File: flow/run.sh
#!/bin/bash
# the make line also repeats each setting of config.mk as NAME=value (left out here)
make -C /OpenROAD-flow-scripts/flow DESIGN_CONFIG=/design/flow/config.mk WORK_HOME=/design/flow/orfs CLKGATE_MAP_FILE= finish
File: flow/config.mk
export PLATFORM = sky130hd
export DESIGN_NAME = copyEngine
export DESIGN_NICKNAME = copyEngine
export VERILOG_FILES = /design/flow/design.v
export SDC_FILE = /design/flow/constraint.sdc
export NUM_CORES = 4
export LEC_CHECK = 0
export ABC_AREA = 1
export CAP_MARGIN = 20
export CORE_ASPECT_RATIO = 1.42
export CORE_MARGIN = 2
export CORE_UTILIZATION = 72
export CTS_CLUSTER_DIAMETER = 171
export CTS_CLUSTER_SIZE = 92
export PLACE_DENSITY = 0.37
export SLEW_MARGIN = 20
File: flow/constraint.sdc
create_clock -name core_clock -period 3.77 [get_ports {clk}]
set_input_delay 0.7540 -clock core_clock [delete_from_list [all_inputs] [get_ports {clk}]]
set_output_delay 0.7540 -clock core_clock [all_outputs]
set_load 0.01 [all_outputs]
File: flow/design.v
module copyEngine  #(
    parameter DATA_WIDTH       = 64,
    parameter ADDR_WIDTH       = 32,
    parameter LEN              = 16,
    parameter FULL_WORD_SIZE   = DATA_WIDTH / 8
) (
    input                             rstn,
    input                             clk,
    input                             src_dw_sel_i, 
    input                             dst_dw_sel_i, 
    input                             copy_i,
    input                             set_i,
    input        [7:0]                setVal_i,
    input                             flush_i,
    input        [LEN-1:0]            len_i,
    input        [ADDR_WIDTH-1:0]     src_i,
    input        [ADDR_WIDTH-1:0]     dst_i,
    output logic                      done_o,
    output logic                      mem_re_r,
    output logic [ADDR_WIDTH-1:0]     mem_rad_r,
    input                             mem_rreq_rdy,
    input        [DATA_WIDTH-1:0]     mem_rdat,
    input                             mem_rdat_rdy,
    output logic [FULL_WORD_SIZE-1:0] mem_bwe_r,
    output logic [ADDR_WIDTH-1:0]     mem_wad_r,
    output logic [DATA_WIDTH-1:0]     mem_wdat_r,
    input                             mem_wreq_rdy,
    output logic                      flush_r,
    output logic [ADDR_WIDTH-1:0]     cmd_adr_r,
    input                             cmd_rdy
);
    localparam int WORD_SIZE = FULL_WORD_SIZE / 2;
    localparam int RD_FIFO_DW = 32;
    localparam int RD_FIFO_AW = 4;
    localparam int BYTE_SHIFT = $clog2(FULL_WORD_SIZE);
    localparam int LOG_BYTE_SHIFT = $clog2(BYTE_SHIFT);
    localparam int ALIGN_BUF_SIZE = 2*RD_FIFO_DW;
    localparam int ALIGN_BUF_SIZE_BYTES = ALIGN_BUF_SIZE / 8;
    localparam int LOG_ALIGN_BUF_SIZE = $clog2(ALIGN_BUF_SIZE);
    localparam int LOG_ALIGN_BUF_SIZE_BYTES = $clog2(ALIGN_BUF_SIZE_BYTES);
    localparam int FULL_WRITE_MASK = {FULL_WORD_SIZE {1'b1}};
    localparam int WRITE_MASK = {WORD_SIZE {1'b1}};
    localparam int WRITE_FIRST=0;
    localparam int WRITE_MIDDLE=1;
    localparam int WRITE_LAST=2;
    localparam int WRITE_SKIP=3;  
    logic [BYTE_SHIFT-1:0]              srcShift, srcShift_r;
    logic [BYTE_SHIFT-1:0]              dstShift, dstShift_r;
    logic [BYTE_SHIFT:0]                readNum;
    logic [BYTE_SHIFT:0]                writeNum;
    logic [LOG_ALIGN_BUF_SIZE_BYTES:0]  readNum_s1;
    logic                               cmdBusy, cmdBusy_r;
    logic                               flush;
    logic [ADDR_WIDTH-1:0]              cmd_adr;
    logic                               rdBusy, rdBusy_r, wrBusy, wrBusy_r;
    logic [LEN-1:0]                     rdCnt, rdCnt_r, wrCnt, wrCnt_r;
    logic [ADDR_WIDTH-1:0]              srcPtr, srcPtr_r, dstPtr, dstPtr_r;
    logic [ALIGN_BUF_SIZE-1:0]          alignBuf_r, alignBuf;
    logic                               memset_run, memset_run_r;
    logic [7:0]                         memset_val, memset_val_r;
    logic                               rstall, wstall;
    logic                               firstRead_req, firstRead_req_r, firstRead_vld, firstRead_vld_r;
    logic                               firstWrite, firstWrite_r;
    logic [1:0]                         writeCase;
    logic [LOG_ALIGN_BUF_SIZE_BYTES:0]  bufNum, bufNum_r;
    logic [FULL_WORD_SIZE-1:0]          mem_bwe, bwe;
    logic [ADDR_WIDTH-1:0]              mem_wad;
    logic [DATA_WIDTH-1:0]              mem_wdat;
    logic                               mem_re;
    logic [ADDR_WIDTH-1:0]              mem_rad;
    logic                               rdfifo_reserve;
    logic                               rdfifo_we;
    logic                               rdfifo_re;
    logic [RD_FIFO_DW-1:0]              rdfifo_wdat;
    logic [RD_FIFO_DW-1:0]              rdfifo_rdat;
    logic                               rdfifo_rrdy;
    logic                               rdfifo_wrdy;
    logic                               almost_full;
    logic                               src_dw_sel, src_dw_sel_r; 
    logic                               dst_dw_sel, dst_dw_sel_r; 
    logic [LOG_BYTE_SHIFT:0]            src_word_size, src_word_size_r;
    logic [LOG_BYTE_SHIFT:0]            dst_word_size, dst_word_size_r;
    assign rdfifo_wdat =  src_dw_sel_r ? {mem_rdat[55:48], mem_rdat[39:32], mem_rdat[23:16], mem_rdat[7:0]} : mem_rdat[31:0];
    reserve_fifo #(
        .DW     (RD_FIFO_DW),
        .AW     (RD_FIFO_AW)
    ) rdfifo (
        .rstn            (rstn),
        .clk             (clk),
        .rd_en           (rdfifo_re),
        .reserve_en      (rdfifo_reserve),
        .dout            (rdfifo_rdat),
        .wr_en           (rdfifo_we),
        .din             (rdfifo_wdat),
        .wrdy            (rdfifo_wrdy),
        .rrdy            (rdfifo_rrdy)
    );
    always @(posedge clk or negedge rstn) begin
        if (~rstn) begin
            alignBuf_r <= 0;
            mem_re_r <= 0;
            mem_rad_r <= 0;
            mem_bwe_r <= 0;
            mem_wad_r <= 0;
            mem_wdat_r <= 0;
            {memset_run_r, memset_val_r, rdCnt_r, wrCnt_r, rdBusy_r, wrBusy_r, alignBuf_r, bufNum_r, srcShift_r, dstShift_r,
            firstWrite_r, firstRead_req_r, firstRead_vld_r, srcPtr_r, dstPtr_r, src_dw_sel_r,
            dst_dw_sel_r} <= 0;
            flush_r <= 0;
            cmd_adr_r <= 0;
            cmdBusy_r <= 0;
        end
        else begin
            alignBuf_r <= alignBuf;
            mem_re_r <= mem_re;
            mem_rad_r <= mem_rad;
            mem_bwe_r <= mem_bwe;
            mem_wad_r <= mem_wad;
            mem_wdat_r <= mem_wdat;
            {memset_run_r, memset_val_r, rdCnt_r, wrCnt_r, rdBusy_r, wrBusy_r, alignBuf_r, bufNum_r, srcShift_r, dstShift_r,  firstWrite_r, firstRead_req_r, firstRead_vld_r, srcPtr_r, dstPtr_r, src_dw_sel_r, dst_dw_sel_r} <=
                {memset_run, memset_val, rdCnt, wrCnt, rdBusy, wrBusy, alignBuf, bufNum, srcShift, dstShift, firstWrite, firstRead_req, firstRead_vld, srcPtr, dstPtr, src_dw_sel, dst_dw_sel};
            flush_r <= flush;
            cmd_adr_r <= cmd_adr;
            cmdBusy_r <= cmdBusy;
        end
    end
    always @(*) begin
        {memset_run, memset_val, rdCnt, wrCnt, rdBusy, wrBusy, alignBuf, bufNum, srcShift, dstShift, firstWrite, firstRead_req, firstRead_vld, srcPtr, dstPtr, src_dw_sel, dst_dw_sel}=
            {memset_run_r, memset_val_r, rdCnt_r, wrCnt_r, rdBusy_r, wrBusy_r, alignBuf_r, bufNum_r, srcShift_r, dstShift_r, firstWrite_r, firstRead_req_r, firstRead_vld_r, srcPtr_r, dstPtr_r, src_dw_sel_r, dst_dw_sel_r} ;
        {writeNum, rdfifo_re, bwe} = 0;
        writeCase = WRITE_SKIP;  
        cmdBusy = cmdBusy_r;
        cmd_adr = cmd_adr_r;
        flush = flush_r;
        if (~rdBusy_r && ~wrBusy_r && ~cmdBusy_r && (mem_bwe_r==0) && (copy_i || set_i || flush_i)) begin  
            srcShift = src_dw_sel_i ? (src_i & 7) : (src_i & 3);
            dstShift = dst_dw_sel_i ? (dst_i & 7) : (dst_i & 3);
            srcPtr = src_i;
            dstPtr = dst_i;
            rdCnt = len_i;
            wrCnt = len_i;
            firstRead_req = 1;
            firstRead_vld = 1;
            firstWrite = 1;
            rdBusy = copy_i;
            wrBusy = (copy_i || set_i);
            memset_run = set_i & ~copy_i;
            memset_val = setVal_i;
            src_dw_sel = src_dw_sel_i;
            dst_dw_sel = dst_dw_sel_i;
            cmdBusy = flush_i;
            cmd_adr = dst_i;
            flush = flush_i;
        end
        if (flush_r && cmd_rdy) begin
            cmdBusy = 0;
            cmd_adr = 0;
            flush = 0;
        end
            if(firstWrite_r==1) begin  
                if (dst_dw_sel_r) begin 
                    writeNum = (((FULL_WORD_SIZE-dstShift_r) / 2) > wrCnt_r) ? (wrCnt_r*2) : (FULL_WORD_SIZE-dstShift_r); 
                    writeCase = ((wrCnt_r <= WORD_SIZE) && ((writeNum/2)==wrCnt_r)) ? WRITE_LAST : WRITE_FIRST;
                end
                else begin
                    writeNum = ((WORD_SIZE-dstShift_r) > wrCnt_r) ? wrCnt_r : (WORD_SIZE-dstShift_r); 
                    writeCase = ((wrCnt_r <= WORD_SIZE) && (writeNum==wrCnt_r)) ? WRITE_LAST : WRITE_FIRST;
                end
                for (int b=0; b<FULL_WORD_SIZE; b++) begin
                    if (b < writeNum) bwe[dstShift_r + b] = 1;
                end
            end
            else if((wrCnt_r<=WORD_SIZE) && wrBusy_r) begin  
                bwe = shift_right_mask(WORD_SIZE-wrCnt_r, dst_dw_sel_r);          
                writeNum = dst_dw_sel_r ? (wrCnt_r*2) : wrCnt_r;
                writeCase = WRITE_LAST;
            end
            else begin
                bwe = dst_dw_sel_r ? {FULL_WORD_SIZE {1'b1}} : {WORD_SIZE {1'b1}};
                writeNum = dst_dw_sel_r ? FULL_WORD_SIZE : WORD_SIZE;
                writeCase = WRITE_MIDDLE;
            end
        rstall = (mem_rreq_rdy && rdBusy_r && rdfifo_wrdy) ? 0 : 1;
        wstall = (mem_wreq_rdy && wrBusy_r && (((bufNum_r>=writeNum && ~dst_dw_sel_r)) || (bufNum_r>=(writeNum/2) && dst_dw_sel_r))) ? 0 : 1;
        readNum = (firstRead_req_r && src_dw_sel_r) ? (FULL_WORD_SIZE - srcShift_r)/2 :
                  (firstRead_req_r && ~src_dw_sel_r) ? (WORD_SIZE - srcShift_r) :
                                                        WORD_SIZE;          
        mem_re = mem_re_r;
        mem_rad = mem_rad_r;
        if (~rstall) begin
            firstRead_req = 0;
            rdCnt = (rdCnt_r >= readNum) ? (rdCnt_r - readNum) : 0;
            rdBusy = (rdCnt==0) ? 0 : 1;
            srcPtr = srcPtr_r + (src_dw_sel_r ? readNum*2 : readNum);
            mem_re = 1;
            mem_rad = src_dw_sel_r ? (srcPtr_r >> BYTE_SHIFT) : (srcPtr_r >> (BYTE_SHIFT-1));
        end
        else if (mem_rreq_rdy) begin
            mem_re = 0;
        end
        rdfifo_reserve = mem_rreq_rdy & mem_re_r;
        rdfifo_we = mem_rdat_rdy; 
            if(~wstall) begin
                if (writeCase==WRITE_LAST) begin
                    bufNum = 0;
                    alignBuf = 0;
                end
                else if (dst_dw_sel) begin
                    bufNum -= (writeNum / 2);                  
                    alignBuf >>= (writeNum*4);          
                end
                else begin
                    bufNum -= writeNum;                  
                    alignBuf >>= (writeNum*8);          
                end
            end
            else begin
                bwe=0; writeCase=WRITE_SKIP; writeNum=0;  
            end
        readNum_s1 = (firstRead_vld_r && src_dw_sel_r) ? (FULL_WORD_SIZE - srcShift_r)/2 :
                    (firstRead_vld_r && ~src_dw_sel_r) ? (WORD_SIZE - srcShift_r) :
                                                         WORD_SIZE;          
        if(rdfifo_rrdy && ((bufNum+readNum_s1)<ALIGN_BUF_SIZE_BYTES) && ~memset_run_r) begin
            rdfifo_re = 1;
            firstRead_vld = 0;
            if(firstRead_vld_r && src_dw_sel_r) begin
                alignBuf |= (rdfifo_rdat >> (srcShift_r*4));
            end
            else if (firstRead_vld_r) begin
                alignBuf |= (rdfifo_rdat >> (srcShift_r*8));
            end
            else begin  
                alignBuf |= (rdfifo_rdat << (bufNum*8));      
            end
            bufNum += readNum_s1;  
        end
        else if ((bufNum<ALIGN_BUF_SIZE_BYTES) && memset_run_r && (writeCase!=WRITE_LAST)) begin
            alignBuf = {ALIGN_BUF_SIZE_BYTES {memset_val_r}};
            bufNum += (((ALIGN_BUF_SIZE_BYTES - bufNum) > wrCnt_r) ? wrCnt_r : (ALIGN_BUF_SIZE_BYTES - bufNum));
        end
        mem_bwe = mem_bwe_r;
        mem_wad = mem_wad_r;
        mem_wdat = mem_wdat_r;
        if (~wstall) begin
            firstWrite = 0;
            if (dst_dw_sel_r) begin
                dstPtr = dstPtr_r + writeNum;
                dstShift = (dstPtr & 7);
                mem_bwe = bwe;
                mem_wad = dstPtr_r >> BYTE_SHIFT;
                wrCnt = wrCnt_r - writeNum/2;
                if (firstWrite_r) begin
                    mem_wdat = shift_left(alignBuf_r[31:0], dstShift_r, dst_dw_sel_r); 
                end
                else begin
                    mem_wdat = {8'b0, alignBuf_r[31:24], 8'b0, alignBuf_r[23:16], 8'b0, alignBuf_r[15:8], 8'b0, alignBuf_r[7:0]};
                end
            end
            else begin
                dstPtr = dstPtr_r + writeNum;
                dstShift = (dstPtr & 3);
                mem_bwe = bwe;
                mem_wad = dstPtr_r >> (BYTE_SHIFT - 1);
                wrCnt = wrCnt_r - writeNum;
                if (firstWrite_r) begin
                    mem_wdat = shift_left(alignBuf_r[31:0], dstShift_r, dst_dw_sel_r); 
                end
                else begin
                    mem_wdat = alignBuf_r[31:0];
                end
            end
            if(writeCase==WRITE_LAST) begin
                wrBusy = 0;
                memset_run = 0;
            end
        end
        else if (mem_wreq_rdy) begin
            mem_bwe = 0;
        end
        done_o = ~rdBusy_r && ~wrBusy_r && (mem_bwe_r==0) && ~cmdBusy_r;
    end
function [DATA_WIDTH-1:0] shift_left;
    input [31:0]           dat;
    input [BYTE_SHIFT-1:0] shift;
    input                  dw_sel;
    if (dw_sel) begin
        shift_left = 0;
        for (int i=0; i<FULL_WORD_SIZE; i++) begin
            if ((i&1)==0) begin
                shift_left[(i + shift)*8 +: 8] = dat[i*8/2 +: 8];
            end
        end
    end
    else begin
        shift_left = (dat << (8*shift)) & ({{32{1'b0}}, {32{1'b1}}});
    end
endfunction
function [FULL_WORD_SIZE-1:0] shift_right_mask;
    input [BYTE_SHIFT-1:0] shift;
    input                  dw_sel;
    shift_right_mask = dw_sel ? (FULL_WRITE_MASK>>(shift*2)) : (WRITE_MASK>>shift);
endfunction
endmodule
module reserve_fifo#(
    parameter DW = 32,
    parameter AW = 1
)(
    input                   rstn,
    input                   clk,
    input                   reserve_en,
    input                   wr_en,
    input        [DW-1:0]   din,
    input                   rd_en,
    output logic [DW-1:0]   dout,
    output logic            wrdy,
    output logic            rrdy
);
    localparam DEPTH = (1 << AW);
    reg [DW-1:0]   mem[DEPTH];
    logic [AW-1:0] wptr, wptr_r;
    logic [AW-1:0] rptr, rptr_r;
    logic [AW:0]   num, num_r, reserveNum, reserveNum_r;
    logic          we;
    logic vrdy;
    always @(posedge clk or negedge rstn) begin
        if (~rstn) begin
            wptr_r <= 0;
            rptr_r <= 0;
            num_r <= 0;
            reserveNum_r<=0;
        end
        else begin
            wptr_r <= wptr;
            rptr_r <= rptr;
            num_r <= num;
            reserveNum_r<=reserveNum;
        end
    end
    always @(*) begin
        wrdy = (reserveNum_r < (DEPTH-1));
        rrdy = (num_r!=0);
        wptr = wptr_r;
        rptr = rptr_r;
        reserveNum = (reserveNum_r + reserve_en - rd_en);
        num        = num_r        + wr_en      - rd_en;
        we = 0;
        if (wr_en) begin
            wptr = wptr_r + 1;
            we = 1;
        end
        if (rd_en) begin
            rptr = rptr_r + 1;
        end
    end
    always @(posedge clk) begin
        if (we) begin
            mem[wptr_r] <= din;
        end
    end
    assign dout = mem[rptr_r];
endmodule
==> reports/results.ini, run 1 <==
[grt]
grt.total_usage_pct=80.4
overflow=353

[synth]
yosysChipArea_um2=48500
synthCells=5607
async_flop_share_pct=41.8
synthDistinctLibCells=63
common_cells=1175 x nand2_1, 552 x nor2_1, 531 x o21ai_0, 512 x edfxtp_1, 389 x nand3_1
yosys_cells=5607
xor_area_share_pct=1.23
yosys-top-cells-area=edfxtp_1 32%, dfrtp_1 19%, nand2_1 9.1%
ys_sh_aoi_pct=17.6
ys_sh_simple_pct=19.3
syn-cell-area_um2=48500
avgSynthCellArea_um2=8.66
ys_ff=880
post-synth-top-area-cell=edfxtp_1
ys.flop_type=edfxtp_1
ys_sh_adder_pct=2.68
synth-edff-count=512
synth_top_area_share_pct=31.7
yosysSeqAreaShare_pct=50.7
top_cell=nand2_1
ys_warn_count=2
muxShareOfSynthArea_pct=2.14
logic_family=simple AND/OR/NAND/NOR gates

[floorplanning]
die_area_um2=69500
io_pins=334
core-area_um2=66900
rows=113
fp_util_pct=72.6
die_w_um=222
die_y_um=313

[clock_tree]
cts_buffers=13
numClockSinks=880
hold_buffers=0
clk_path_buf_depth=3
root_buffer=clkbuf_16
h-tree-depth=1

[placed_design]
place_congestion=1.08
dp.cells=6951
port_buffers=313
place_hpwl_mm=117

[run_status]
stop_stage=global routing (5_1_grt)
stop_error=[ERROR GRT-0232] Routing congestion too high. Check the congestion heatmap in the GUI.
status=aborted with a tool error

==> through the flow <==
step                      setup slack, ps  cell area [µm²]  hold WS (ps)  setup TNS (ps)  util (%)
after global placement              -2960            56200           466         -405820      84.0
after detailed placement            -3160            56200           473         -432930      84.0
after floorplan                     -2890            49000           449         -306600         -
after CTS                           -2870            59300          80.3         -406010      88.7
==> what timing repair did <==
action                     CTS
buffers inserted           113
setup endpoints to repair  249
pin swaps                  152
cloned                      16
gates resized              389
==> per-layer routing <==
layer	overflow	global-route usage (%)
met4	147	81.6
met2	165	95.6
met3	27	65.1
met5	2	39.9
met1	12	80.6
==> inputs of run 2 (changes only) <==
- CORE_ASPECT_RATIO: 1.42 -> default
- CTS_CLUSTER_DIAMETER: 171 -> 375
- CTS_CLUSTER_SIZE: 92 -> default
- PLACE_DENSITY: 0.37 -> default
- clock period: 3.77 -> 2.35 ns (I/O delays scaled with it)
==> run 2 against run 1 <==
The run again fails in global routing (5_1_grt). Area after synthesis is the same. Synthesized cell count is the same. Die area is essentially flat.
==> reports/results.ini, run 2 <==
[floorplanning]
rows=95  ; was 113
die_area_um2=69500  ; about the same
core-area_um2=66900  ; about the same
die_w_um=264  ; was 222 µm
io_pins=334  ; unchanged
fp_util_pct=72.5  ; was 72.6%
die_y_um=264  ; was 313 µm

[synth]
avgSynthCellArea_um2=8.66  ; unchanged
yosysChipArea_um2=48500  ; unchanged
xor_area_share_pct=1.23  ; unchanged
async_flop_share_pct=41.8  ; unchanged
synthCells=5607  ; unchanged
yosysSeqAreaShare_pct=50.7  ; unchanged
synth-edff-count=512  ; unchanged
ys_sh_simple_pct=19.3  ; unchanged
logic_family=simple AND/OR/NAND/NOR gates  ; unchanged
yosys-top-cells-area=edfxtp_1 32%, dfrtp_1 19%, nand2_1 9.1%  ; unchanged
yosys_cells=5607  ; unchanged
ys_warn_count=2  ; unchanged
ys_sh_aoi_pct=17.6  ; unchanged
post-synth-top-area-cell=edfxtp_1  ; unchanged
muxShareOfSynthArea_pct=2.14  ; unchanged
common_cells=1175 x nand2_1, 552 x nor2_1, 531 x o21ai_0, 512 x edfxtp_1, 389 x nand3_1  ; unchanged
ys_sh_adder_pct=2.68  ; unchanged
ys.flop_type=edfxtp_1  ; unchanged
top_cell=nand2_1  ; unchanged
syn-cell-area_um2=48500  ; unchanged
ys_ff=880  ; unchanged
synth_top_area_share_pct=31.7  ; unchanged
synthDistinctLibCells=63  ; unchanged

[placed_design]
dp.cells=7229  ; was 6951
place_hpwl_mm=122  ; was 117 mm
port_buffers=313  ; unchanged
placed_cell_area_um2=58500  ; was 56200 µm²
place_congestion=1.08  ; about the same

[grt]
overflow=462
grt.total_usage_pct=85.3

[clock_tree]
cts_buffers=87  ; was 13
clk_path_buf_depth=3  ; unchanged
root_buffer=clkbuf_16  ; unchanged
h-tree-depth=3  ; was 1
numClockSinks=880  ; unchanged

[run_status]
status=aborted with a tool error  ; unchanged
stop_stage=global routing (5_1_grt)  ; unchanged
stop_error=[ERROR GRT-0116] Global routing finished with congestion. Check the congestion regions in the DRC Viewer.  ; was [ERROR GRT-0232] Routing congestion too high. Check the congestion heatmap in the GUI.

==> run 2: per-stage QoR <==
stage / hold WS (ps) / total power (µW) / utilization, % / TNS (ps) / worst slack, ps
after floorplan: 174 / 48900 / - / -834290 / -4310
after global placement: 452 / 68300 / 87.4 / -793510 / -4190
after detailed placement: 459 / 70700 / 87.4 / -843310 / -4460
after CTS: 359 / 91900 / 93.6 / -777180 / -4440
==> run 2: routing by layer <==
metal	GRT usage [%]	GRT overflow
met2	97.5	208
met1	85.8	32
met5	44.4	4
met3	73.7	52
met4	86.1	166
==> run 2: repair_timing <==
item                       in CTS
gates resized                 177
pin swaps                      67
hold buffers                    1
buffers inserted               41
cloned                          3
hold endpoints to repair       47
setup endpoints to repair     323
==> inputs of run 3 (changes only) <==
- ABC_AREA: 1 -> default
- CORE_ASPECT_RATIO: default -> 0.89
- CORE_UTILIZATION: 72 -> 61
- CTS_CLUSTER_DIAMETER: 375 -> default
- CTS_CLUSTER_SIZE: default -> 50
- PLACE_DENSITY: default -> 0.64
- SETUP_SLACK_MARGIN: default -> 1.39
- clock period: 2.35 -> 5.27 ns (I/O delays scaled with it)
==> run 3 against run 2 <==
The layout now fails its checks (negative setup slack). Area after synthesis down 3.6%. Die area up 14%. Synthesized cell count is 27% lower.
==> reports/results.ini, run 3 <==
[setup_path]
r2r_start=dstPtr_r[0]$_DFFE_PN0P_
crit_path_start_kind=flip-flop
worstRegToRegCells=41
path_class=flip-flop to flip-flop
cp_max_fo=4
cp.arrival_ps=7990
r2r-end=bufNum_r[2]$_DFF_PN0_
reg2reg_slack_ps=-2140
cp.buffers_inverters=5
path_delay_family=AND-OR/OR-AND gates
worst-path-stages=41
endpoint_kind=flip-flop
cpMostUsedCell=o21a_1
crit_required_ps=5840
cp-startpoint=dstPtr_r[0]$_DFFE_PN0P_
max_stage_delay_ps=390
cp_slowest_cell=dfrtp_1
crit_path_end=bufNum_r[2]$_DFF_PN0_

[finish]
finish.instance_area_um2=59100
syn_to_final_growth_pct=26.3
fin_cells=5841
fin_nets=5005

[power_and_ir_drop]
vdd_ir_drop_max_mv=0.491
p_sw_uw=18400
powerClk_uw=6660
p_int_uw=23700
p_comb_share_pct=57.1
power_frac_clock_pct=15.8
power_leader=combinational cells
power-per-cell-area_nw_per_um2=713
swShare_pct=43.7
pg_comb_uw=24100
p_leak_uw=0.0232
p_seq_uw=11400
power_uw=42200
p_seq_share_pct=27.1

[clock_tree]
h-tree-depth=3  ; unchanged
cts_buffers=88  ; was 87
clk_pin_slew_worst_paths_ps=70
cts_tree=yes
hold_buffers=0  ; was 1
clock_latency_ps=690
numClockSinks=880  ; unchanged
root_buffer=clkbuf_16  ; unchanged
clk_path_buf_depth=3  ; unchanged

[synth]
yosysSeqAreaShare_pct=52.6  ; was 50.7%
synthCells=4080  ; was 5607
top_cell=edfxtp_1  ; was nand2_1
async_flop_share_pct=41.8  ; unchanged
ys_sh_adder_pct=2.82  ; was 2.68%
synth_top_area_share_pct=32.9  ; was 31.7%
avgSynthCellArea_um2=11.5  ; was 8.66 µm²
ys_sh_aoi_pct=15.8  ; was 17.6%
syn-cell-area_um2=46800  ; was 48500 µm²
post-synth-top-area-cell=edfxtp_1  ; unchanged
ys_ff=880  ; unchanged
common_cells=512 x edfxtp_1, 507 x nand2_1, 368 x dfrtp_1, 311 x nor2_1, 248 x o21ai_0  ; was 1175 x nand2_1, 552 x nor2_1, 531 x o21ai_0, 512 x edfxtp_1, 389 x nand3_1
xor_area_share_pct=0.824  ; was 1.23%
yosys-top-cells-area=edfxtp_1 33%, dfrtp_1 20%, mux4_2 7.7%  ; was edfxtp_1 32%, dfrtp_1 19%, nand2_1 9.1%
ys_sh_simple_pct=11.2  ; was 19.3%
logic_family=AND-OR/OR-AND gates  ; was simple AND/OR/NAND/NOR gates
yosys_cells=4080  ; was 5607
synthDistinctLibCells=111  ; was 63
ys.flop_type=edfxtp_1  ; unchanged
ys_warn_count=2  ; unchanged
synth-edff-count=512  ; unchanged
muxShareOfSynthArea_pct=13.3  ; was 2.14%
yosysChipArea_um2=46800  ; was 48500 µm²

[placed_design]
port_buffers=313  ; unchanged
placed_cell_area_um2=54100  ; was 58500 µm²
place_congestion=1.02  ; was 1.08
dp.cells=5596  ; was 7229
place_hpwl_mm=107  ; was 122 mm

[timing]
rsz0062_at_grt=true
fin_ws_ps=-2140
tightest_slew_ps=1200
period_needed_ps=7410
finalClockPeriodUsage_pct=141
drv_slew=0
hold_ws_ps=396
setup_viol_count_final=146
hold_viol=0
finClkSkew_ps=33.9
slew_headroom_pct=19.6
fmax_mhz=135

[floorplanning]
rows=95  ; unchanged
io_pins=334  ; unchanged
core-area_um2=75700  ; was 66900 µm²
die_y_um=265  ; was 264 µm
fp_util_pct=61.8  ; was 72.5%
die_area_um2=78900  ; was 69500 µm²
die_w_um=298  ; was 264 µm

[grt]
grt_max_degree=97
grt_pass1_vias=39600
grt_pass1_wl_mm=250
overflow=0
antenna_found_initial=7
grt.total_usage_pct=42.0

[hold_path]
holdCritPathClass=primary input to asynchronous set/reset pin

[run_status]
violations=negative setup slack
status=failed layout checks  ; was aborted with a tool error

[run]
log.warning_count=60
maxCapViolations=0

[route]
post_drt_wl_per_cell_um=28.8
drc=0
routed_wirelength_mm=168
firstDrtPassIters=12
postRouteAntennaNets=0
vias_per_cell=6.91
vias=40400
drt_iter0_markers=6596

[run 3: repair_timing]
action                                  CTS  global route
setup buffers                            63             5
gates cloned                              8             0
pin swaps                                99            14
gates resized                           214            36
endpoints found under the setup margin  264           273
[run 3: cell type report]
cell class | count | area [µm²]
flip-flops and latches | 880 | 24600
multi-input cells | 2809 | 21800
fillers | 4690 | 16600
repair buffers | 880 | 8060
clock buffers | 110 | 2350
well taps | 1018 | 1270
clock inverters | 53 | 676
inverters | 85 | 340
diodes | 6 | 15.0
[run 3: stage by stage]
stage | util [%] | setup WS (ps) | TNS [ps]
global route | 78.0 | -2460 | -216740
global placement | 71.5 | -2020 | -226940
finish | 78.0 | -2140 | -170060
CTS | 77.7 | -2030 | -139930
floorplan | - | -2590 | -191480
detailed placement | 71.5 | -2210 | -252150
[run 3: per-layer routing]
layer | up-vias | part of all wire (%) | global-route usage [%]
li1 | 16900 | - | -
met1 | 19600 | 37 | 57.2
met2 | 3166 | 45 | 63.7
met3 | 689 | 13 | 11.5
met4 | 4 | 5.3 | 18.5
met5 | - | 0.015 | 0
==> inputs of run 4 (changes only) <==
- ABC_AREA: default -> 0
- CAP_MARGIN: 20 -> 30
- CELL_PAD_IN_SITES_DETAIL_PLACEMENT: default -> 1
- CELL_PAD_IN_SITES_GLOBAL_PLACEMENT: default -> 2
- CORE_ASPECT_RATIO: 0.89 -> 1.4
- CORE_MARGIN: 2 -> 9
- CORE_UTILIZATION: 61 -> 19
- CTS_CLUSTER_DIAMETER: default -> 36
- CTS_CLUSTER_SIZE: 50 -> 52
- MAX_ROUTING_LAYER: default -> met5
- MIN_ROUTING_LAYER: default -> met1
- PLACE_DENSITY: 0.64 -> default
- SETUP_SLACK_MARGIN: 1.39 -> default
- clock period: 5.27 -> 11.5 ns (I/O delays scaled with it)
==> run 4 against run 3 <==
Now clean on timing, DRC and antenna. Clock power down 17%. Critical endpoint unchanged. Register-to-register slack improved by 3300 ps. Sequential cell count unchanged. Critical path depth increased by 2.
==> reports/results.ini, run 4 <==
[setup_path]
worstRegToRegCells=43  ; was 41
cp_max_fo=19  ; was 4
crit_path_end=bufNum_r[2]$_DFF_PN0_  ; unchanged
max_stage_delay_ps=550  ; was 390 ps
crit_path_start_kind=flip-flop  ; unchanged
crit_required_ps=12150  ; was 5840 ps
r2r-end=bufNum_r[2]$_DFF_PN0_  ; unchanged
cp-startpoint=dstPtr_r[1]$_DFFE_PN0P_  ; was dstPtr_r[0]$_DFFE_PN0P_
worst-path-stages=43  ; was 41
r2r_start=dstPtr_r[1]$_DFFE_PN0P_  ; was dstPtr_r[0]$_DFFE_PN0P_
cp.buffers_inverters=7  ; was 5
path_delay_family=AND-OR/OR-AND gates  ; unchanged
path_class=flip-flop to flip-flop  ; unchanged
cp_slowest_cell=ha_1  ; was dfrtp_1
reg2reg_slack_ps=1180  ; was -2140 ps
endpoint_kind=flip-flop  ; unchanged
cpMostUsedCell=ha_1  ; was o21a_1
cp.arrival_ps=10970  ; was 7990 ps

[grt]
grt_pass1_wl_mm=273  ; was 250 mm
grt_pass1_vias=38800  ; was 39.6k
grt_max_degree=177  ; was 97
antenna_found_initial=22  ; was 7
global_route.usage.met3_pct=2.24  ; was 11.5%
top_usage_layer=met2  ; unchanged
globalRouteMet2Util_pct=23.7  ; was 63.7%
grt.total_usage_pct=13.5  ; was 42.0%
overflow=0  ; unchanged
met1_usage_pct=17.0  ; was 57.2%

[clock_tree]
cts_resized=0  ; was 214
postCtsSetupBuffers=0  ; was 63
numClockSinks=880  ; unchanged
clk_path_buf_depth=3  ; unchanged
cts_buffers=180  ; was 88
clk_pin_slew_worst_paths_ps=40  ; was 70 ps
h-tree-depth=4  ; was 3
clock_latency_ps=850  ; was 690 ps
root_buffer=clkbuf_16  ; unchanged
hold_buffers=0  ; unchanged
cts_tree=yes  ; unchanged

[run_status]
status=timing/DRC/antenna clean  ; was failed layout checks

[synth]
logic_family=AND-OR/OR-AND gates  ; unchanged
avgSynthCellArea_um2=11.5  ; unchanged
top_cell=edfxtp_1  ; unchanged
ys_ff=880  ; unchanged
synth_top_area_share_pct=32.9  ; unchanged
ys_sh_adder_pct=2.82  ; unchanged
syn-cell-area_um2=46800  ; unchanged
yosys_cells=4080  ; unchanged
yosys-top-cells-area=edfxtp_1 33%, dfrtp_1 20%, mux4_2 7.7%  ; unchanged
ys_sh_simple_pct=11.2  ; unchanged
synthDistinctLibCells=111  ; unchanged
common_cells=512 x edfxtp_1, 507 x nand2_1, 368 x dfrtp_1, 311 x nor2_1, 248 x o21ai_0  ; unchanged
ys_sh_aoi_pct=15.8  ; unchanged
synth-edff-count=512  ; unchanged
post-synth-top-area-cell=edfxtp_1  ; unchanged
ys_warn_count=2  ; unchanged
xor_area_share_pct=0.824  ; unchanged
yosysSeqAreaShare_pct=52.6  ; unchanged
muxShareOfSynthArea_pct=13.3  ; unchanged
ys.flop_type=edfxtp_1  ; unchanged
synthCells=4080  ; unchanged
yosysChipArea_um2=46800  ; unchanged
async_flop_share_pct=41.8  ; unchanged

[hold_path]
holdCritPathClass=flip-flop to flip-flop  ; was primary input to asynchronous set/reset pin
hp-start=mem_wdat_r[21]$_DFFE_PN0N_
whs_endpoint=mem_wdat_r[21]$_DFFE_PN0N_
hold_depth=2

[placed_design]
port_buffers=313  ; unchanged
place_ws_ps=1220  ; was -2210 ps
place_hpwl_mm=127  ; was 107 mm
place_congestion=0.844  ; was 1.02

[timing]
finalClockPeriodUsage_pct=89.7  ; was 141%
setup-tns-final_ps=0  ; was -170060 ps
fmax_mhz=96.9  ; was 135 MHz
setup_viol_count_final=0  ; was 146
slew_headroom_pct=29.7  ; was 19.6%
tightest_slew_ps=1050  ; was 1200 ps
rsz0062_at_grt=false  ; was true
hold_ws_ps=471  ; was 396 ps
period_needed_ps=10320  ; was 7410 ps
fin_ws_ps=1180  ; was -2140 ps
finClkSkew_ps=90.4  ; was 33.9 ps
hold_viol=0  ; unchanged
drv_slew=0  ; unchanged

[power_and_ir_drop]
power_uw=19600  ; was 42200 µW
powerClk_uw=5510  ; was 6660 µW
power_leader=combinational cells  ; unchanged
power-per-cell-area_nw_per_um2=326  ; was 713 nW/µm²
pg_comb_uw=8820  ; was 24100 µW
swShare_pct=42.5  ; was 43.7%
p_comb_share_pct=45.0  ; was 57.1%
p_seq_uw=5280  ; was 11400 µW
vdd_ir_drop_max_mv=0.156  ; was 0.491 mV
power_frac_clock_pct=28.1  ; was 15.8%
p_leak_uw=0.0222  ; was 0.0232 µW
p_seq_share_pct=26.9  ; was 27.1%
p_int_uw=11300  ; was 23700 µW
p_sw_uw=8330  ; was 18400 µW

[floorplanning]
die_w_um=437  ; was 298 µm
core-area_um2=245000  ; was 75700 µm²
io_pins=334  ; unchanged
die_y_um=605  ; was 265 µm
rows=215  ; was 95
fp_util_pct=19.1  ; was 61.8%
die_area_um2=265000  ; was 78900 µm²

[finish]
final_core_util_pct=24.5  ; was 78.0%
fin_nets=4621  ; was 5005
syn_to_final_growth_pct=28.4  ; was 26.3%
nFillCells=27300  ; was 4690

[route]
drt_iter0_markers=2843  ; was 6596
drc=0  ; unchanged
firstDrtPassIters=8  ; was 12
routed_wirelength_mm=185  ; was 168 mm
post_drt_wl_per_cell_um=23.9  ; was 28.8 µm
vias_per_cell=4.66  ; was 6.91
vias=36300  ; was 40.4k
postRouteAntennaNets=0  ; unchanged

[run]
log.warning_count=61  ; was 60
maxCapViolations=0  ; unchanged

==> run 4: stage by stage <==
stage          cell area [µm²]  instances
3_5_place_dp             53500       7428
6_report                 60100       7775
5_1_grt                  60100       7770
4_1_cts                  60000       7763
3_3_place_gp             53500       7424
2_1_floorplan            46800       4084
==> run 4: cell type report <==
| type | instances | area [µm²] | share of cell area, % |
|---|---|---|---|
| Sequential cell | 880 | 24600 | 41.0 |
| Multi-Input combinational cell | 2807 | 20700 | 34.4 |
| Clock buffer | 218 | 4870 | 8.11 |
| Tap cell | 3255 | 4070 | 6.78 |
| Timing Repair Buffer | 406 | 3870 | 6.44 |
| Clock inverter | 117 | 1640 | 2.73 |
| Inverter | 85 | 322 | 0.535 |
| Antenna cell | 7 | 17.5 | 0.0292 |
==> run 4: metal layers <==
metal	wire length, µm	vias to the layer above
li1	-	16200
met1	79200	18700
met3	7950	308
met4	4770	8
met5	56	-
met2	93500	1025
==> inputs of run 5 (changes only) <==
- CAP_MARGIN: 30 -> 0
- CELL_PAD_IN_SITES_DETAIL_PLACEMENT: 1 -> default
- CELL_PAD_IN_SITES_GLOBAL_PLACEMENT: 2 -> default
- CORE_ASPECT_RATIO: 1.4 -> 0.5
- CORE_MARGIN: 9 -> 2
- CORE_UTILIZATION: 19 -> 72
- CTS_CLUSTER_DIAMETER: 36 -> 33
- CTS_CLUSTER_SIZE: 52 -> 58
- MIN_ROUTING_LAYER: met1 -> default
- PLACE_DENSITY_LB_ADDON: default -> 0.01
- SETUP_SLACK_MARGIN: default -> 2.05
- SLEW_MARGIN: 20 -> 15
- TNS_END_PERCENT: default -> 40
- clock period: 11.5 -> 7.11 ns (I/O delays scaled with it)
==> run 5 against run 4 <==
The flow now stops in global routing (5_1_grt). Die area decreased by 75%. Synthesized cell count unchanged. Area after synthesis unchanged.
==> reports/results.ini, run 5 <==
[synth]
post-synth-top-area-cell=edfxtp_1  ; unchanged
ys_warn_count=2  ; unchanged
synthCells=4080  ; unchanged
common_cells=512 x edfxtp_1, 507 x nand2_1, 368 x dfrtp_1, 311 x nor2_1, 248 x o21ai_0  ; unchanged
logic_family=AND-OR/OR-AND gates  ; unchanged
top_cell=edfxtp_1  ; unchanged
ys_ff=880  ; unchanged
synth-edff-count=512  ; unchanged
ys.flop_type=edfxtp_1  ; unchanged
xor_area_share_pct=0.824  ; unchanged
syn-cell-area_um2=46800  ; unchanged
ys_sh_aoi_pct=15.8  ; unchanged
ys_sh_adder_pct=2.82  ; unchanged
synth_top_area_share_pct=32.9  ; unchanged
async_flop_share_pct=41.8  ; unchanged
yosysSeqAreaShare_pct=52.6  ; unchanged
ys_sh_simple_pct=11.2  ; unchanged
yosys-top-cells-area=edfxtp_1 33%, dfrtp_1 20%, mux4_2 7.7%  ; unchanged
yosysChipArea_um2=46800  ; unchanged
avgSynthCellArea_um2=11.5  ; unchanged
muxShareOfSynthArea_pct=13.3  ; unchanged
yosys_cells=4080  ; unchanged
synthDistinctLibCells=111  ; unchanged

[clock_tree]
numClockSinks=880  ; unchanged
h-tree-depth=3  ; was 4
cts_buffers=95  ; was 180
root_buffer=clkbuf_16  ; unchanged
clk_path_buf_depth=3  ; unchanged
hold_buffers=0  ; unchanged

[floorplanning]
die_w_um=364  ; was 437 µm
die_area_um2=67100  ; was 265000 µm²
io_pins=334  ; unchanged
rows=65  ; was 215
core-area_um2=63600  ; was 245000 µm²
die_y_um=184  ; was 605 µm
fp_util_pct=73.6  ; was 19.1%

[placed_design]
dp.cells=5166  ; was 7428
port_buffers=313  ; unchanged
place_congestion=1.06  ; was 0.844
place_hpwl_mm=110  ; was 127 mm

[run_status]
stop_error=[ERROR GRT-0116] Global routing finished with congestion. Check the congestion regions in the DRC Viewer.
status=aborted with a tool error  ; was timing/DRC/antenna clean
stop_stage=global routing (5_1_grt)

[grt]
grt.total_usage_pct=73.6
overflow=42

run 5: timing repair:
action	CTS
setup endpoints to repair	232
cloned	5
pin swaps	78
setup buffers	34
hold endpoints to repair	0
resized	206
run 5: per-stage QoR:
stage	instance area (µm²)	setup WS, ps	power (µW)	hold slack (ps)
4_1_cts	56400	-342	30600	471
3_5_place_dp	51700	-469	23200	454
3_3_place_gp	51700	-304	22000	452
2_1_floorplan	47100	-749	17500	456
run 5: layer usage:
layer,track usage [%],overflow
met4,60.2,18
met1,76.4,3
met2,88.8,13
met5,45.0,2
met3,62.0,6
==> inputs of run 6 (changes only) <==
- ABC_AREA: 0 -> default
- CAP_MARGIN: 0 -> 20
- CORE_ASPECT_RATIO: 0.5 -> default
- CORE_UTILIZATION: 72 -> 54
- CTS_CLUSTER_DIAMETER: 33 -> default
- CTS_CLUSTER_SIZE: 58 -> 95
- MAX_ROUTING_LAYER: met5 -> default
- PLACE_DENSITY_LB_ADDON: 0.01 -> default
- SETUP_SLACK_MARGIN: 2.05 -> default
- SLEW_MARGIN: 15 -> 20
- TNS_END_PERCENT: 40 -> default
- clock period: 7.11 -> 5.34 ns (I/O delays scaled with it)
==> run 6 against run 5 <==
Now fails the layout checks on negative setup slack. Synthesized cell count unchanged. Die area up 33%. Area after synthesis unchanged.
==> reports/results.ini, run 6 <==
[run_status]
status=failed layout checks  ; was aborted with a tool error
violations=negative setup slack

[grt]
globalRouteMet2Util_pct=58.3
grt_pass1_wl_mm=239
top_usage_layer=met2
grt.total_usage_pct=35.3
grt_max_degree=106
overflow=0
global_route.usage.met3_pct=5.86
grt_pass1_vias=38000
met1_usage_pct=46.7
antenna_found_initial=5

[route]
drt_iter0_markers=4358
vias_per_cell=6.42
post_drt_wl_per_cell_um=26.4
vias=38800
firstDrtPassIters=9
routed_wirelength_mm=160
drc=0
postRouteAntennaNets=0

[setup_path]
crit_path_start_kind=flip-flop
worst-path-stages=41
endpoint_kind=flip-flop
r2r_start=dstPtr_r[0]$_DFFE_PN0P_
crit_required_ps=5910
cp-startpoint=dstPtr_r[0]$_DFFE_PN0P_
cp_slowest_cell=dfrtp_1
cp_max_fo=4
reg2reg_slack_ps=-2010
crit_path_end=bufNum_r[2]$_DFF_PN0_
max_stage_delay_ps=400
path_delay_family=AND-OR/OR-AND gates
cp.buffers_inverters=5
worstRegToRegCells=41
cp.arrival_ps=7920
cpMostUsedCell=ha_4
r2r-end=bufNum_r[2]$_DFF_PN0_
path_class=flip-flop to flip-flop

[synth]
ys_ff=880  ; unchanged
avgSynthCellArea_um2=11.5  ; unchanged
yosys_cells=4080  ; unchanged
muxShareOfSynthArea_pct=13.3  ; unchanged
post-synth-top-area-cell=edfxtp_1  ; unchanged
synthDistinctLibCells=111  ; unchanged
common_cells=512 x edfxtp_1, 507 x nand2_1, 368 x dfrtp_1, 311 x nor2_1, 248 x o21ai_0  ; unchanged
ys.flop_type=edfxtp_1  ; unchanged
ys_warn_count=2  ; unchanged
ys_sh_simple_pct=11.2  ; unchanged
async_flop_share_pct=41.8  ; unchanged
synthCells=4080  ; unchanged
xor_area_share_pct=0.824  ; unchanged
yosysChipArea_um2=46800  ; unchanged
synth_top_area_share_pct=32.9  ; unchanged
syn-cell-area_um2=46800  ; unchanged
top_cell=edfxtp_1  ; unchanged
logic_family=AND-OR/OR-AND gates  ; unchanged
ys_sh_aoi_pct=15.8  ; unchanged
synth-edff-count=512  ; unchanged
yosys-top-cells-area=edfxtp_1 33%, dfrtp_1 20%, mux4_2 7.7%  ; unchanged
yosysSeqAreaShare_pct=52.6  ; unchanged
ys_sh_adder_pct=2.82  ; unchanged

[hold_path]
holdCritPathClass=primary input to asynchronous set/reset pin

[power_and_ir_drop]
power-per-cell-area_nw_per_um2=709
power_uw=43400
p_leak_uw=0.0239
p_int_uw=25000
power_leader=combinational cells
vdd_ir_drop_max_mv=0.436
p_seq_uw=11100
swShare_pct=42.3
p_comb_share_pct=59.2
pg_comb_uw=25700
powerClk_uw=6640
p_seq_share_pct=25.5
p_sw_uw=18300
power_frac_clock_pct=15.3

[finish]
finish.instance_area_um2=61200
fin_cells=6049
syn_to_final_growth_pct=30.7
fin_nets=5085
nFillCells=6050

[clock_tree]
clk_path_buf_depth=3  ; unchanged
cts_buffers=93  ; was 95
h-tree-depth=3  ; unchanged
root_buffer=clkbuf_16  ; unchanged
cts_tree=yes
clock_latency_ps=700
numClockSinks=880  ; unchanged
hold_buffers=0  ; unchanged
clk_pin_slew_worst_paths_ps=60

[timing]
finalClockPeriodUsage_pct=138
slew_headroom_pct=29.0
tightest_slew_ps=1070
setup_viol_count_final=134
fmax_mhz=136
drv_slew=0
finClkSkew_ps=33.0
period_needed_ps=7350
setup-tns-final_ps=-161140
fin_ws_ps=-2010
rsz0062_at_grt=true
hold_viol=0

[placed_design]
place_ws_ps=-2080  ; was -469 ps
dp.cells=5751  ; was 5166
port_buffers=313  ; unchanged
placed_cell_area_um2=54600  ; was 51700 µm²
place_hpwl_mm=105  ; was 110 mm
place_congestion=0.979  ; was 1.06

[floorplanning]
rows=107  ; was 65
die_area_um2=89000  ; was 67100 µm²
die_w_um=298  ; was 364 µm
die_y_um=298  ; was 184 µm
io_pins=334  ; unchanged
core-area_um2=85500  ; was 63600 µm²
fp_util_pct=54.7  ; was 73.6%

[run]
maxCapViolations=0
log.warning_count=63

## run 6: routing by layer
metal	vias up	wire, µm
met1	19200	61900
met4	0	7200
li1	17100	-
met3	447	12700
met2	2056	77800
met5	-	0
## run 6: area by class of cell
class	instances	area [µm²]	share of cell area (%)
diodes	5	12.5	0.0205
clock buffers	116	2480	4.06
clock inverters	55	642	1.05
inverters	85	345	0.565
multi-input cells	2808	22600	37.0
flip-flops and latches	880	24600	40.2
well taps	1144	1430	2.34
repair buffers	956	9010	14.7
## run 6: repair_timing
action / CTS / global route
pin swaps: 123 / 104
buffers inserted: 91 / 40
gates resized: 358 / 159
gates cloned: 10 / 1
hold endpoints to repair: 0 / 0
endpoints found under the setup margin: 232 / 230
## run 6: per-stage QoR
step	hold WS (ps)	util [%]
2_1_floorplan	456	-
6_report	383	71.5
4_1_cts	386	70.4
3_3_place_gp	454	63.8
3_5_place_dp	455	63.8
5_1_grt	422	71.5
==> inputs of run 7 (changes only) <==
- CORE_UTILIZATION: 54 -> 61
- CTS_CLUSTER_SIZE: 95 -> 59
- SETUP_SLACK_MARGIN: default -> 1.52
- clock period: 5.34 -> 5.36 ns (I/O delays scaled with it)
==> run 7 against run 6 <==
Still fails the layout checks on negative setup slack. Routed wire length is 6.3% higher. Sequential power hardly changed. Register-to-register slack worse by 90 ps. Clock skew is 19 ps higher. Clock power is 0.8% higher. Via count is 4.2% higher. Sequential share of layout area is 1.5 points higher. Critical endpoint is now rdfifo.reserveNum_r[4]$_DFF_PN0_. Largest cell class unchanged.
==> reports/results.ini, run 7 <==
[clock_tree]
clk_pin_slew_worst_paths_ps=70  ; was 60 ps
h-tree-depth=3  ; unchanged
cts_tree=yes  ; unchanged
numClockSinks=880  ; unchanged
clock_latency_ps=680  ; was 700 ps
cts_buffers=89  ; was 93
clk_path_buf_depth=3  ; unchanged
root_buffer=clkbuf_16  ; unchanged
hold_buffers=0  ; unchanged

[power_and_ir_drop]
power_uw=42100  ; was 43400 µW
pg_comb_uw=24200  ; was 25700 µW
swShare_pct=43.3  ; was 42.3%
p_comb_share_pct=57.5  ; was 59.2%
powerClk_uw=6690  ; was 6640 µW
p_leak_uw=0.0232  ; was 0.0239 µW
power_frac_clock_pct=15.9  ; was 15.3%
power_leader=combinational cells  ; unchanged
vdd_ir_drop_max_mv=0.467  ; was 0.436 mV
p_int_uw=23900  ; was 25000 µW
p_seq_uw=11200  ; was 11100 µW
power-per-cell-area_nw_per_um2=713  ; was 709 nW/µm²
p_sw_uw=18200  ; was 18300 µW
p_seq_share_pct=26.6  ; was 25.5%

[grt]
grt.total_usage_pct=42.7  ; was 35.3%
antenna_found_initial=7  ; was 5
grt_max_degree=108  ; was 106
grt_pass1_wl_mm=252  ; was 239 mm
overflow=0  ; unchanged
grt_pass1_vias=39900  ; was 38.0k

[placed_design]
dp.cells=5645  ; was 5751
placed_cell_area_um2=54400  ; was 54600 µm²
place_congestion=0.979  ; about the same
port_buffers=313  ; unchanged
place_hpwl_mm=107  ; was 105 mm
place_ws_ps=-2150  ; was -2080 ps

[hold_path]
whs_endpoint=mem_wdat_r[13]$_DFFE_PN0N_
hold_depth=2
holdCritPathClass=flip-flop to flip-flop  ; was primary input to asynchronous set/reset pin
hp-start=mem_wdat_r[13]$_DFFE_PN0N_

[setup_path]
worstRegToRegCells=44  ; was 41
worst-path-stages=44  ; was 41
max_stage_delay_ps=400  ; about the same
crit_path_end=rdfifo.reserveNum_r[4]$_DFF_PN0_  ; was bufNum_r[2]$_DFF_PN0_
path_class=flip-flop to flip-flop  ; unchanged
r2r_start=dstPtr_r[0]$_DFFE_PN0P_  ; unchanged
crit_path_start_kind=flip-flop  ; unchanged
crit_required_ps=5910  ; about the same
reg2reg_slack_ps=-2100  ; was -2010 ps
cp_max_fo=4  ; unchanged
cp.arrival_ps=8010  ; was 7920 ps
cpMostUsedCell=buf_6  ; was ha_4
endpoint_kind=flip-flop  ; unchanged
path_delay_family=adder cells  ; was AND-OR/OR-AND gates
cp_slowest_cell=dfrtp_1  ; unchanged
cp.buffers_inverters=17  ; was 5
r2r-end=rdfifo.reserveNum_r[4]$_DFF_PN0_  ; was bufNum_r[2]$_DFF_PN0_
cp-startpoint=dstPtr_r[0]$_DFFE_PN0P_  ; unchanged

[timing]
finClkSkew_ps=52.3  ; was 33.0 ps
rsz0062_at_grt=true  ; unchanged
slew_headroom_pct=17.5  ; was 29.0%
fin_ws_ps=-2100  ; was -2010 ps
tightest_slew_ps=1230  ; was 1070 ps
drv_slew=0  ; unchanged
setup_viol_count_final=136  ; was 134
period_needed_ps=7460  ; was 7350 ps
hold_viol=0  ; unchanged
hold_ws_ps=473  ; was 383 ps
fmax_mhz=134  ; was 136 MHz
finalClockPeriodUsage_pct=139  ; was 138%

[synth]
synth-edff-count=512  ; unchanged
post-synth-top-area-cell=edfxtp_1  ; unchanged
ys.flop_type=edfxtp_1  ; unchanged
async_flop_share_pct=41.8  ; unchanged
ys_sh_adder_pct=2.82  ; unchanged
ys_sh_simple_pct=11.2  ; unchanged
ys_ff=880  ; unchanged
ys_sh_aoi_pct=15.8  ; unchanged
yosys_cells=4080  ; unchanged
synthDistinctLibCells=111  ; unchanged
ys_warn_count=2  ; unchanged
top_cell=edfxtp_1  ; unchanged
synthCells=4080  ; unchanged
yosysSeqAreaShare_pct=52.6  ; unchanged
avgSynthCellArea_um2=11.5  ; unchanged
logic_family=AND-OR/OR-AND gates  ; unchanged
syn-cell-area_um2=46800  ; unchanged
common_cells=512 x edfxtp_1, 507 x nand2_1, 368 x dfrtp_1, 311 x nor2_1, 248 x o21ai_0  ; unchanged
xor_area_share_pct=0.824  ; unchanged
synth_top_area_share_pct=32.9  ; unchanged
muxShareOfSynthArea_pct=13.3  ; unchanged
yosys-top-cells-area=edfxtp_1 33%, dfrtp_1 20%, mux4_2 7.7%  ; unchanged
yosysChipArea_um2=46800  ; unchanged

[run]
log.warning_count=69  ; was 63
maxCapViolations=0  ; unchanged

[route]
vias=40500  ; was 38.8k
firstDrtPassIters=10  ; was 9
drt_iter0_markers=6199  ; was 4358
drc=0  ; unchanged
vias_per_cell=6.90  ; was 6.42
post_drt_wl_per_cell_um=28.9  ; was 26.4 µm
routed_wirelength_mm=170  ; was 160 mm
postRouteAntennaNets=0  ; unchanged

[run_status]
violations=negative setup slack  ; unchanged
status=failed layout checks  ; unchanged

[floorplanning]
io_pins=334  ; unchanged
die_w_um=281  ; was 298 µm
die_y_um=281  ; was 298 µm
die_area_um2=78900  ; was 89000 µm²
rows=101  ; was 107
core-area_um2=75900  ; was 85500 µm²
fp_util_pct=61.6  ; was 54.7%

[finish]
syn_to_final_growth_pct=26.1  ; was 30.7%
fin_cells=5866  ; was 6049
flop_area_um2=24600  ; about the same
logic_area_um2=21700  ; was 22600 µm²
nFillCells=4636  ; was 6050
finish.instance_area_um2=59000  ; was 61200 µm²
fin_nets=5016  ; was 5085

## run 7: cell type report
class / count / area share (%)
repair buffers: 891 / 13.6
clock inverters: 54 / 1.25
inverters: 85 / 0.583
clock buffers: 112 / 3.99
flip-flops and latches: 880 / 41.7
multi-input cells: 2808 / 36.7
diodes: 6 / 0.0254
well taps: 1030 / 2.18
## run 7: layer usage
metal / track usage [%] / vias up / wire length (µm)
li1: - / 16900 / -
met1: 53.8 / 19600 / 60500
met3: 9.78 / 866 / 18000
met2: 68.0 / 3117 / 78900
met5: 0 / - / 26
met4: 24.7 / 4 / 12200
## run 7: timing repair
| item | in CTS | in global routing |
|---|---|---|
| buffers inserted | 32 | 9 |
| cloned | 8 | 0 |
| pin swaps | 43 | 30 |
| setup endpoints to repair | 260 | 269 |
| gates resized | 138 | 79 |
## run 7: metrics by stage
stage,utilization (%),setup TNS (ps)
after floorplan,-,-170700
after global placement,71.6,-181340
after detailed placement,71.6,-198750
after CTS,77.1,-153450
after global routing,77.7,-214700
final,77.7,-182280
==> inputs of run 8 (changes only) <==
- ABC_AREA: default -> 0
- CAP_MARGIN: 20 -> 40
- CORE_ASPECT_RATIO: default -> 1.08
- CORE_UTILIZATION: 61 -> 72
- CTS_CLUSTER_DIAMETER: default -> 33
- CTS_CLUSTER_SIZE: 59 -> 58
- MAX_ROUTING_LAYER: default -> met4
- PLACE_DENSITY_LB_ADDON: default -> 0.01
- SETUP_SLACK_MARGIN: 1.52 -> 0.82
- SLEW_MARGIN: 20 -> 15
- TNS_END_PERCENT: default -> 40
- clock period: 5.36 -> 7.11 ns (I/O delays scaled with it)
==> run 8 against run 7 <==
Die area fell by 15%. Synthesized cell count did not move. The flow now stops in global routing (5_1_grt). Area after synthesis unchanged.
==> reports/results.ini, run 8 <==
[synth]
ys_ff=880  ; unchanged
async_flop_share_pct=41.8  ; unchanged
synthCells=4080  ; unchanged
ys.flop_type=edfxtp_1  ; unchanged
common_cells=512 x edfxtp_1, 507 x nand2_1, 368 x dfrtp_1, 311 x nor2_1, 248 x o21ai_0  ; unchanged
ys_sh_adder_pct=2.82  ; unchanged
yosys-top-cells-area=edfxtp_1 33%, dfrtp_1 20%, mux4_2 7.7%  ; unchanged
muxShareOfSynthArea_pct=13.3  ; unchanged
ys_warn_count=2  ; unchanged
yosysSeqAreaShare_pct=52.6  ; unchanged
yosys_cells=4080  ; unchanged
synthDistinctLibCells=111  ; unchanged
logic_family=AND-OR/OR-AND gates  ; unchanged
xor_area_share_pct=0.824  ; unchanged
ys_sh_aoi_pct=15.8  ; unchanged
synth-edff-count=512  ; unchanged
synth_top_area_share_pct=32.9  ; unchanged
post-synth-top-area-cell=edfxtp_1  ; unchanged
syn-cell-area_um2=46800  ; unchanged
top_cell=edfxtp_1  ; unchanged
yosysChipArea_um2=46800  ; unchanged
avgSynthCellArea_um2=11.5  ; unchanged
ys_sh_simple_pct=11.2  ; unchanged

[clock_tree]
numClockSinks=880  ; unchanged
h-tree-depth=4  ; was 3
cts_buffers=132  ; was 89
root_buffer=clkbuf_16  ; unchanged
clk_path_buf_depth=3  ; unchanged
hold_buffers=0  ; unchanged

[grt]
overflow=86
grt.total_usage_pct=78.6

[placed_design]
place_ws_ps=-498  ; was -2150 ps
port_buffers=313  ; unchanged
place_congestion=1.06  ; was 0.979
place_hpwl_mm=113  ; was 107 mm

[floorplanning]
rows=97  ; was 101
die_y_um=269  ; was 281 µm
core-area_um2=64600  ; was 75900 µm²
io_pins=334  ; unchanged
die_w_um=249  ; was 281 µm
fp_util_pct=72.4  ; was 61.6%
die_area_um2=67000  ; was 78900 µm²

[run_status]
stop_stage=global routing (5_1_grt)
stop_error=[ERROR GRT-0116] Global routing finished with congestion. Check the congestion regions in the DRC Viewer.
status=aborted with a tool error  ; was failed layout checks

-- run 8: repair_timing --
action | CTS
gates resized | 101
setup buffers | 17
gates cloned | 2
pin swaps | 46
endpoints found under the setup margin | 120
-- run 8: layer usage --
layer	global-route usage (%)	GRT overflow
met1	78.8	13
met3	64.4	8
met2	93.4	39
met4	70.3	26
met5	-	-
-- run 8: stage by stage --
step	power, µW	cell area, µm²	instances	setup TNS, ps
2_1_floorplan	17500	47100	4084	-4980
3_3_place_gp	22400	51700	5147	-629
3_5_place_dp	23500	52100	5168	-5860
4_1_cts	32400	57400	5429	-4760
==> inputs of run 9 (changes only) <==
- ABC_AREA: 0 -> default
- CAP_MARGIN: 40 -> 20
- CORE_ASPECT_RATIO: 1.08 -> default
- CORE_UTILIZATION: 72 -> 40
- CTS_CLUSTER_DIAMETER: 33 -> default
- CTS_CLUSTER_SIZE: 58 -> default
- MAX_ROUTING_LAYER: met4 -> default
- PLACE_DENSITY_LB_ADDON: 0.01 -> default
- SETUP_SLACK_MARGIN: 0.82 -> 1.87
- SLEW_MARGIN: 15 -> 20
- TNS_END_PERCENT: 40 -> default
- clock period: 7.11 -> 9.49 ns (I/O delays scaled with it)
==> run 9 against run 8 <==
The run now finishes clean. Die area increased by 79%. Synthesized cell count is the same. Area after synthesis is the same.
==> reports/results.ini, run 9 <==
[run_status]
status=timing/DRC/antenna clean  ; was aborted with a tool error

[synth]
synthDistinctLibCells=111  ; unchanged
async_flop_share_pct=41.8  ; unchanged
ys_sh_aoi_pct=15.8  ; unchanged
ys_ff=880  ; unchanged
common_cells=512 x edfxtp_1, 507 x nand2_1, 368 x dfrtp_1, 311 x nor2_1, 248 x o21ai_0  ; unchanged
post-synth-top-area-cell=edfxtp_1  ; unchanged
ys.flop_type=edfxtp_1  ; unchanged
ys_sh_simple_pct=11.2  ; unchanged
logic_family=AND-OR/OR-AND gates  ; unchanged
yosys-top-cells-area=edfxtp_1 33%, dfrtp_1 20%, mux4_2 7.7%  ; unchanged
synth-edff-count=512  ; unchanged
yosysChipArea_um2=46800  ; unchanged
yosysSeqAreaShare_pct=52.6  ; unchanged
muxShareOfSynthArea_pct=13.3  ; unchanged
syn-cell-area_um2=46800  ; unchanged
xor_area_share_pct=0.824  ; unchanged
yosys_cells=4080  ; unchanged
synthCells=4080  ; unchanged
synth_top_area_share_pct=32.9  ; unchanged
ys_sh_adder_pct=2.82  ; unchanged
top_cell=edfxtp_1  ; unchanged
ys_warn_count=2  ; unchanged
avgSynthCellArea_um2=11.5  ; unchanged

[setup_path]
crit_path_start_kind=flip-flop
cp.arrival_ps=8230
reg2reg_slack_ps=1830
crit_path_end=bufNum_r[2]$_DFF_PN0_
cp.buffers_inverters=5
path_class=flip-flop to flip-flop
cp-startpoint=dstPtr_r[1]$_DFFE_PN0P_
r2r-end=bufNum_r[2]$_DFF_PN0_
cpMostUsedCell=ha_4
cp_max_fo=6
endpoint_kind=flip-flop
r2r_start=dstPtr_r[1]$_DFFE_PN0P_
cp_slowest_cell=dfrtp_1
crit_required_ps=10060
path_delay_family=AND-OR/OR-AND gates
worstRegToRegCells=41
worst-path-stages=41
max_stage_delay_ps=380

[power_and_ir_drop]
power_frac_clock_pct=19.2
power-per-cell-area_nw_per_um2=378
p_seq_uw=6340
p_sw_uw=9020
swShare_pct=43.1
vdd_ir_drop_max_mv=0.226
powerClk_uw=4020
pg_comb_uw=10600
power_leader=combinational cells
p_comb_share_pct=50.6
p_int_uw=11900
p_seq_share_pct=30.2
p_leak_uw=0.0209

[timing]
fmax_mhz=131
rsz0062_at_grt=true
drv_slew=0
hold_ws_ps=466
setup-tns-final_ps=0
period_needed_ps=7660
finClkSkew_ps=49.9
hold_viol=0
slew_headroom_pct=27.1
setup_viol_count_final=0
finalClockPeriodUsage_pct=80.7
tightest_slew_ps=1090

[route]
vias=35900
drc=0
firstDrtPassIters=10
post_drt_wl_per_cell_um=25.3
drt_iter0_markers=4151
vias_per_cell=6.08
routed_wirelength_mm=150
postRouteAntennaNets=0

[grt]
overflow=0
antenna_found_initial=4
grt.total_usage_pct=24.2
grt_max_degree=200
grt_pass1_wl_mm=223
grt_pass1_vias=34600

[clock_tree]
hold_buffers=0  ; unchanged
numClockSinks=880  ; unchanged
clock_latency_ps=720
root_buffer=clkbuf_16  ; unchanged
clk_path_buf_depth=3  ; unchanged
cts_buffers=95  ; was 132
clk_pin_slew_worst_paths_ps=60
cts_tree=yes
h-tree-depth=3  ; was 4

[placed_design]
port_buffers=313  ; unchanged
place_hpwl_mm=96.9  ; was 113 mm
place_congestion=0.945  ; was 1.06

[floorplanning]
die_area_um2=120000  ; was 67000 µm²
rows=125  ; was 97
core-area_um2=116000  ; was 64600 µm²
fp_util_pct=40.3  ; was 72.4%
io_pins=334  ; unchanged
die_y_um=346  ; was 269 µm
die_w_um=346  ; was 249 µm

[finish]
nFillCells=10500
flop_area_um2=24600
fin_nets=4564
syn_to_final_growth_pct=18.5
logic_area_um2=21000

[hold_path]
whs_endpoint=mem_rad_r[29]$_DFFE_PN0P_
hp-start=mem_rad_r[29]$_DFFE_PN0P_
hold_depth=2
holdCritPathClass=flip-flop to flip-flop

[run]
maxCapViolations=0
log.warning_count=64

[run 9: final cells by class]
type                       count  share of cell area, %
inverter                      85                  0.639
sequential                   880                   44.4
timing repair buffer         433                   7.53
clock buffer                 124                   4.72
antenna                        2                0.00903
multi-input combinational   2808                   37.8
tap                         1524                   3.44
clock inverter                54                   1.45
[run 9: repair_timing]
item | 4_1_cts | 5_1_grt
setup buffers | 33 | 8
gates cloned | 0 | 4
pin swaps | 25 | 20
gates resized | 27 | 34
endpoints found under the setup margin | 108 | 72
[run 9: per-stage QoR]
stage / instance area (µm²) / setup slack [ps] / cells / utilization, % / total power (µW)
floorplan: 47000 / 1630 / 4084 / - / 13100
global placement: 51400 / 886 / 5684 / 44.3 / 16300
detailed placement: 51400 / 825 / 5684 / 44.3 / 16400
CTS: 55200 / 1780 / 5895 / 47.5 / 20600
global route: 55400 / 1400 / 5910 / 47.8 / 22100
finish: 55400 / 1830 / 5910 / 47.8 / 20900
[run 9: layer usage]
layer | global-route usage, % | up-vias | share of wire, %
met2 | 39.2 | 1606 | 48
met3 | 3.62 | 308 | 7.2
met1 | 33.6 | 17900 | 42
met4 | 7.66 | 4 | 3.2
met5 | 0 | - | 0.017
li1 | - | 16100 | -
Power and IR drop assume default switching activity.
